==> inputs of job 7914 <==
Design accel_display, start of the top module:
module accel_display(
	input 		          		clk,         
	input 		          		reset_n,
	input 		     [1:0]		SW,
	input 		          		data_update,
	input 		     [15:0]		data_x,
	input 		     [15:0]		data_y,
	output		     [7:0]		HEX0,
	output		     [7:0]		HEX1,
	output		     [7:0]		HEX2,
	output		     [7:0]		HEX3,
	output		reg  [3:0]		VGA_B,
	output		reg  [3:0]		VGA_G,
	output		reg          	VGA_HS,
	output		reg  [3:0]		VGA_R,
	output		reg          	VGA_VS
);
clock: 9.04 ns
lec_check: 0
abc_area: 1
cap_margin: 20
core_margin: 2
core_utilization: 70
cts_cluster_size: 40
place_density_lb_addon: 0.09
setup_slack_margin: 2.64
slew_margin: 20
run.sh (not shown) runs the stock make flow with config.mk's settings and CLKGATE_MAP_FILE=.
==> job 2279: changes against job 7914 <==
==> flow/config.mk (replaced) <==
export PLATFORM = sky130hd
export DESIGN_NAME = accel_display
export DESIGN_NICKNAME = accel_display
export VERILOG_FILES = /design/flow/design.v
export SDC_FILE = /design/flow/constraint.sdc
export NUM_CORES = 4
export LEC_CHECK = 0
export CAP_MARGIN = 20
export CORE_MARGIN = 2
export CORE_UTILIZATION = 64
export PLACE_DENSITY = 0.6
export SLEW_MARGIN = 20
==> flow/constraint.sdc (replaced) <==
create_clock -name core_clock -period 12.4 [get_ports {clk}]
set_input_delay 2.4800 -clock core_clock [delete_from_list [all_inputs] [get_ports {clk}]]
set_output_delay 2.4800 -clock core_clock [all_outputs]
set_load 0.01 [all_outputs]
==> comparison <==
Of job 7914 and job 2279, job 2279 has the higher die size (gap about 8%, measured against job 2279).
Job 2279 finished clean. Job 7914 never finished: it broke off in global routing (5_1_grt) (GRT-0232).
In job 7914 the synthesized cell count is larger than in job 2279, by about 25%.
In job 2279 the area after synthesis is lower than in job 7914, by 0.90%.


==> maple <==
Starting RTL as in the previous note.
## accel_display
module accel_display(
	input 		          		clk,         
	input 		          		reset_n,
	input 		     [1:0]		SW,
	input 		          		data_update,
	input 		     [15:0]		data_x,
	input 		     [15:0]		data_y,
	output		     [7:0]		HEX0,
	output		     [7:0]		HEX1,
	output		     [7:0]		HEX2,
	output		     [7:0]		HEX3,
	output		reg  [3:0]		VGA_B,
	output		reg  [3:0]		VGA_G,
	output		reg          	VGA_HS,
	output		reg  [3:0]		VGA_R,
	output		reg          	VGA_VS
);
clock: 20.0 ns
lec_check: 0
cap_margin: 20
cell_pad_in_sites_global_placement: 3
core_margin: 2
core_utilization: 40
gpl_routability_driven: 0
hold_slack_margin: -0.06
min_routing_layer: met2
place_density_lb_addon: 0.27
slew_margin: 20
==> onyx: changes against maple <==
Settings changed: ABC_AREA from default to 1, CELL_PAD_IN_SITES_GLOBAL_PLACEMENT 3 to default, CORE_UTILIZATION 40 to 72, CTS_CLUSTER_SIZE from default to 40, GPL_ROUTABILITY_DRIVEN 0 to default, HOLD_SLACK_MARGIN -0.06 to default, MIN_ROUTING_LAYER met2 to default, PLACE_DENSITY_LB_ADDON 0.27 to default, SETUP_SLACK_MARGIN from default to -0.7.
==> flow/constraint.sdc (replaced) <==
create_clock -name core_clock -period 9.02 [get_ports {clk}]
set_input_delay 1.8040 -clock core_clock [delete_from_list [all_inputs] [get_ports {clk}]]
set_output_delay 1.8040 -clock core_clock [all_outputs]
set_load 0.01 [all_outputs]
==> sierra: changes against maple <==
Settings changed: CAP_MARGIN 20 to 5, CELL_PAD_IN_SITES_GLOBAL_PLACEMENT 3 to default, CORE_UTILIZATION 40 to 72, GPL_ROUTABILITY_DRIVEN 0 to default, HOLD_SLACK_MARGIN -0.06 to default, MIN_ROUTING_LAYER met2 to default, PLACE_DENSITY_LB_ADDON 0.27 to default.
==> flow/constraint.sdc (replaced) <==
create_clock -name core_clock -period 13.9 [get_ports {clk}]
set_input_delay 2.7800 -clock core_clock [delete_from_list [all_inputs] [get_ports {clk}]]
set_output_delay 2.7800 -clock core_clock [all_outputs]
set_load 0.01 [all_outputs]
==> results <==
metric                                                                         onyx              sierra               maple
Run status                                                 finished with violations      finished clean      finished clean
Violated checks                                                negative setup slack                   -                   -
Placeable Area                                                            47700 um2           47500 um2           85400 um2
Synthesis-to-finish area growth                                               23.2%               9.19%               11.1%
Crit. Startpoint                                                y_axis.shiftreg[16]            count[0]            count[0]
Reg-to-reg setup timing slack                                              -1680 ps             1190 ps             7240 ps
Global Route Usage Sum                                                        35.3%               28.8%               25.6%
Launch instance of the worst min-delay path                          control.v_sync      control.h_sync      control.v_sync
Estimated wirelength of the detail-placed design                           56000 um            50400 um            54300 um
Fraction of the mapped netlist area in simple logic gates                     20.6%               11.4%               11.4%
Cell area reported after detailed placement                               38900 um2           35500 um2           36200 um2
Detailed-route via count                                                      32600               24400               32800
Number of clock buffer instances in the layout                                   86                  74                  93
Sequential portion of the cell area                                           24.8%               28.2%               27.7%
Number of instances resized during post-cts repair                              193                   7                   0
Finished layout cell area                                                 43000 um2           37800 um2           38400 um2
Initial drt markers                                                            3423                1300                3419
Worst reg2reg startpoint                                        y_axis.shiftreg[16]  y_axis.shiftreg[0]  y_axis.shiftreg[1]


==> build 98 <==
accel_display again, from the RTL that the note above started with.
make LEC_CHECK=0 ABC_AREA=1 CAP_MARGIN=20 CORE_MARGIN=2 CORE_UTILIZATION=70 CTS_CLUSTER_SIZE=34 HOLD_SLACK_MARGIN=0.29 SETUP_SLACK_MARGIN=1.6 SLEW_MARGIN=20 finish   # period 9.85 ns
==> trial 30: changes against build 98 <==
--- a/flow/config.mk
+++ b/flow/config.mk
@@ -7,9 +7,7 @@
 export LEC_CHECK = 0
-export ABC_AREA = 1
 export CAP_MARGIN = 20
 export CORE_MARGIN = 2
-export CORE_UTILIZATION = 70
-export CTS_CLUSTER_SIZE = 34
-export HOLD_SLACK_MARGIN = 0.29
-export SETUP_SLACK_MARGIN = 1.6
+export CORE_UTILIZATION = 68
+export CTS_CLUSTER_SIZE = 41
+export SETUP_SLACK_MARGIN = 3.08
 export SLEW_MARGIN = 20
==> flow/constraint.sdc (replaced) <==
create_clock -name core_clock -period 13.1 [get_ports {clk}]
set_input_delay 2.6200 -clock core_clock [delete_from_list [all_inputs] [get_ports {clk}]]
set_output_delay 2.6200 -clock core_clock [all_outputs]
set_load 0.01 [all_outputs]
==> qor.yml <==
logic_synthesis:
  ys_sh_adder_pct: 23.5
  ys_types: 113
global_routing:
  track_usage_pct: 29.3
  gr-total-overflow: 0
die:
  dieArea_mm2: 0.0527
  die_y_um: 230
outcome:
  outcome: "timing/DRC/antenna clean"
place:
  place_ws_ns: 0.589
The numbers above come from trial 30.

==> qor.yml <==
outcome:
  haltStage: "global routing"
  tool.error: "[ERROR GRT-0116] Global routing finished with congestion. Check the congestion regions in the DRC Viewer."
  outcome: "aborted with a tool error"
place:
  place_ws_ns: -0.670
logic_synthesis:
  ys_types: 69
  ys_sh_adder_pct: 23.3
global_routing:
  track_usage_pct: 51.5
die:
  dieArea_mm2: 0.0517
  die_y_um: 227
The numbers above come from build 98.

